==> flow/design.v (excerpt) <==
module lidar_system_top (
    input  wire clk,
    input  wire rst,
    input  wire rx,      
    output wire tx,      
    output wire [15:0] dbg_max_idx,
    output wire [15:0] dbg_min_idx,
    output wire [15:0] dbg_max_dist,
    output wire [15:0] dbg_min_dist,
    output wire [15:0] dbg_obs_alert,
    output wire [15:0] dbg_max_angle,
    output wire [15:0] dbg_min_angle,
    output wire        dbg_angle_done
);
Size: ~450 flip-flops, about 120 I/O pins, ~53000 um2 of cells after synthesis.
export LEC_CHECK = 0
export CAP_MARGIN = 40
export CORE_ASPECT_RATIO = 0.5
export CORE_MARGIN = 2
export CORE_UTILIZATION = 72
export CTS_CLUSTER_SIZE = 90
export GPL_ROUTABILITY_DRIVEN = 0
export GPL_TIMING_DRIVEN = 1
export MAX_ROUTING_LAYER = met4
export PLACE_DENSITY_LB_ADDON = 0.06
export SETUP_SLACK_MARGIN = 1.76
export SLEW_MARGIN = 20
export TNS_END_PERCENT = 5
create_clock -name core_clock -period 6.96 [get_ports {clk}]
run.sh (not shown) runs the stock make flow with config.mk's settings and CLKGATE_MAP_FILE=.
The baseline reached the layout checks and failed them: setup timing.
Rerun with:
- CAP_MARGIN: 40 -> 20
- CORE_ASPECT_RATIO: 0.5 -> not set
- CTS_CLUSTER_SIZE: 90 -> not set
- GPL_ROUTABILITY_DRIVEN: 0 -> not set
- GPL_TIMING_DRIVEN: 1 -> not set
- MAX_ROUTING_LAYER: met4 -> not set
- PLACE_DENSITY: not set -> 0.66
- PLACE_DENSITY_LB_ADDON: 0.06 -> not set
- SETUP_SLACK_MARGIN: 1.76 -> not set
- TNS_END_PERCENT: 5 -> not set
- clock period: 6.96 -> 7.88 ns (I/O delays scaled with it)
The changed run completed, yet does not pass: setup timing.
Setup slack is better by 1.3 ns.
Cell count shrinks by 2.1%.
Design area drops by 2.4%.
Maximum frequency rose by 4.4%.
First-iteration DRC count decreases by 31%.
Rerun with:
- CORE_UTILIZATION: 72 -> 40
- PLACE_DENSITY: 0.66 -> 0.6
- clock period: 7.88 -> 10.0 ns (I/O delays scaled with it)
Result: The changed run went through all stages and came out clean. Maximum frequency decreases by 12%. Non-clock buffer count shrinks by 507. Worst setup slack gets better by 0.98 ns. Final area is lower by 6.8%. Synthesized area does not change. Register-to-register slack improved by 0.98 ns. Global-route usage drops by 20 points. Routed wire length goes down by 5.3%. Die size goes up by 79%. Power decreases by 21%.
Rerun with:
- ABC_AREA: not set -> 1
- CELL_PAD_IN_SITES_DETAIL_PLACEMENT: not set -> 2
- CELL_PAD_IN_SITES_GLOBAL_PLACEMENT: not set -> 3
- CORE_ASPECT_RATIO: not set -> 1.48
- CORE_UTILIZATION: 40 -> 66
- GPL_ROUTABILITY_DRIVEN: not set -> 0
- GPL_TIMING_DRIVEN: not set -> 0
- MIN_ROUTING_LAYER: not set -> met2
- PLACE_DENSITY: 0.6 -> 0.63
- SETUP_SLACK_MARGIN: not set -> 2.55
- SLEW_MARGIN: 20 -> 25
What happened: Now the flow never finished: it broke off in global placement without I/O (3_1_place_gp_skip_io); synthesized cell count grows by about a fifth; die area shrinks by well over a third; synthesized area grows slightly.

---

Starting RTL as in the previous note.
Design lidar_system_top, start of the top module:
module lidar_system_top (
    input  wire clk,
    input  wire rst,
    input  wire rx,      
    output wire tx,      
    output wire [15:0] dbg_max_idx,
    output wire [15:0] dbg_min_idx,
    output wire [15:0] dbg_max_dist,
    output wire [15:0] dbg_min_dist,
    output wire [15:0] dbg_obs_alert,
    output wire [15:0] dbg_max_angle,
    output wire [15:0] dbg_min_angle,
    output wire        dbg_angle_done
);
==> flow/config.mk <==
export PLATFORM = sky130hd
export DESIGN_NAME = lidar_system_top
export DESIGN_NICKNAME = lidar_system_top
export VERILOG_FILES = /design/flow/design.v
export SDC_FILE = /design/flow/constraint.sdc
export NUM_CORES = 4
export LEC_CHECK = 0
export CAP_MARGIN = 20
export CORE_MARGIN = 2
export CORE_UTILIZATION = 68
export PLACE_DENSITY = 0.36
export SLEW_MARGIN = 20
==> flow/constraint.sdc <==
create_clock -name core_clock -period 5.06 [get_ports {clk}]
set_input_delay 1.0120 -clock core_clock [delete_from_list [all_inputs] [get_ports {clk}]]
set_output_delay 1.0120 -clock core_clock [all_outputs]
set_load 0.01 [all_outputs]
The baseline reached the layout checks and failed them: negative setup slack.
Change:
Settings changed: ABC_AREA set to 1, CAP_MARGIN 20 to 10, CORE_UTILIZATION 68 to 72, PLACE_DENSITY 0.36 to 0.66.
Clock period 5.06 ns to 6.8 ns, I/O delays scaled along.
- The new run finished with negative setup slack left
- total power fell by about a fifth
- synthesized cell count goes up by about a fifth
- wire length rises by a quarter to a third
- via count climbs by about a fifth
- worst hold slack got worse by 50 ps
- final cell count rose by roughly a tenth
Change:
Settings changed: ABC_AREA 1 to not set, CAP_MARGIN 10 to 20, PLACE_DENSITY 0.66 to 0.36.
Clock period 6.8 ns to 10.5 ns, I/O delays scaled along.
Result: The new run ran to the end with no violations. Sequential power came out lower by 35%. Wire length goes down by 26%. Non-clock buffer count fell by 568. Design area falls by 12%. Via count is lower by 20%.

---

Setup of lane 1:
Starting RTL as in the previous note.
Design lidar_system_top, start of the top module:
module lidar_system_top (
    input  wire clk,
    input  wire rst,
    input  wire rx,      
    output wire tx,      
    output wire [15:0] dbg_max_idx,
    output wire [15:0] dbg_min_idx,
    output wire [15:0] dbg_max_dist,
    output wire [15:0] dbg_min_dist,
    output wire [15:0] dbg_obs_alert,
    output wire [15:0] dbg_max_angle,
    output wire [15:0] dbg_min_angle,
    output wire        dbg_angle_done
);
Settings: LEC_CHECK=0, CAP_MARGIN=20, CORE_MARGIN=2, CORE_UTILIZATION=68, CTS_CLUSTER_SIZE=99, PLACE_DENSITY=0.36, SLEW_MARGIN=20, TNS_END_PERCENT=15; clock period 3.52 ns.
Lane 1: complete, dirty (negative setup slack)
## Diff of input files: lane 2 against lane 1
- a deleted TNS_END_PERCENT that had been 15
- a change of CORE_UTILIZATION from 68 to 57
- a deleted CTS_CLUSTER_SIZE that had been 99
- a deleted PLACE_DENSITY that had been 0.36
- a change of the clock period (ns, I/O delays scaled along) from 3.52 to 5.15
Findings:
Ran to the end and failed final checks on negative setup slack: lane 2. Between lane 2 and lane 1, it is lane 2 whose number of gates given a new drive strength after cts is higher, by 68. When lane 2 is measured against lane 1, its largest net degree at the start of global routing turns out 52 higher. met4 as the highest metal layer with signal wires was reported by lane 2, and met5 by lane 1. In the reports for lane 1 and lane 2, the smaller final cell count belongs to lane 1. In lane 2 relative to lane 1, wire length per cell had gone down by a few percent. From lane 1 to lane 2 the numbers moved as follows: worst setup slack moved up; cell area now sits higher. Via count: lane 2 vs lane 1 down 1563.
Power and IR drop assume default switching activity.
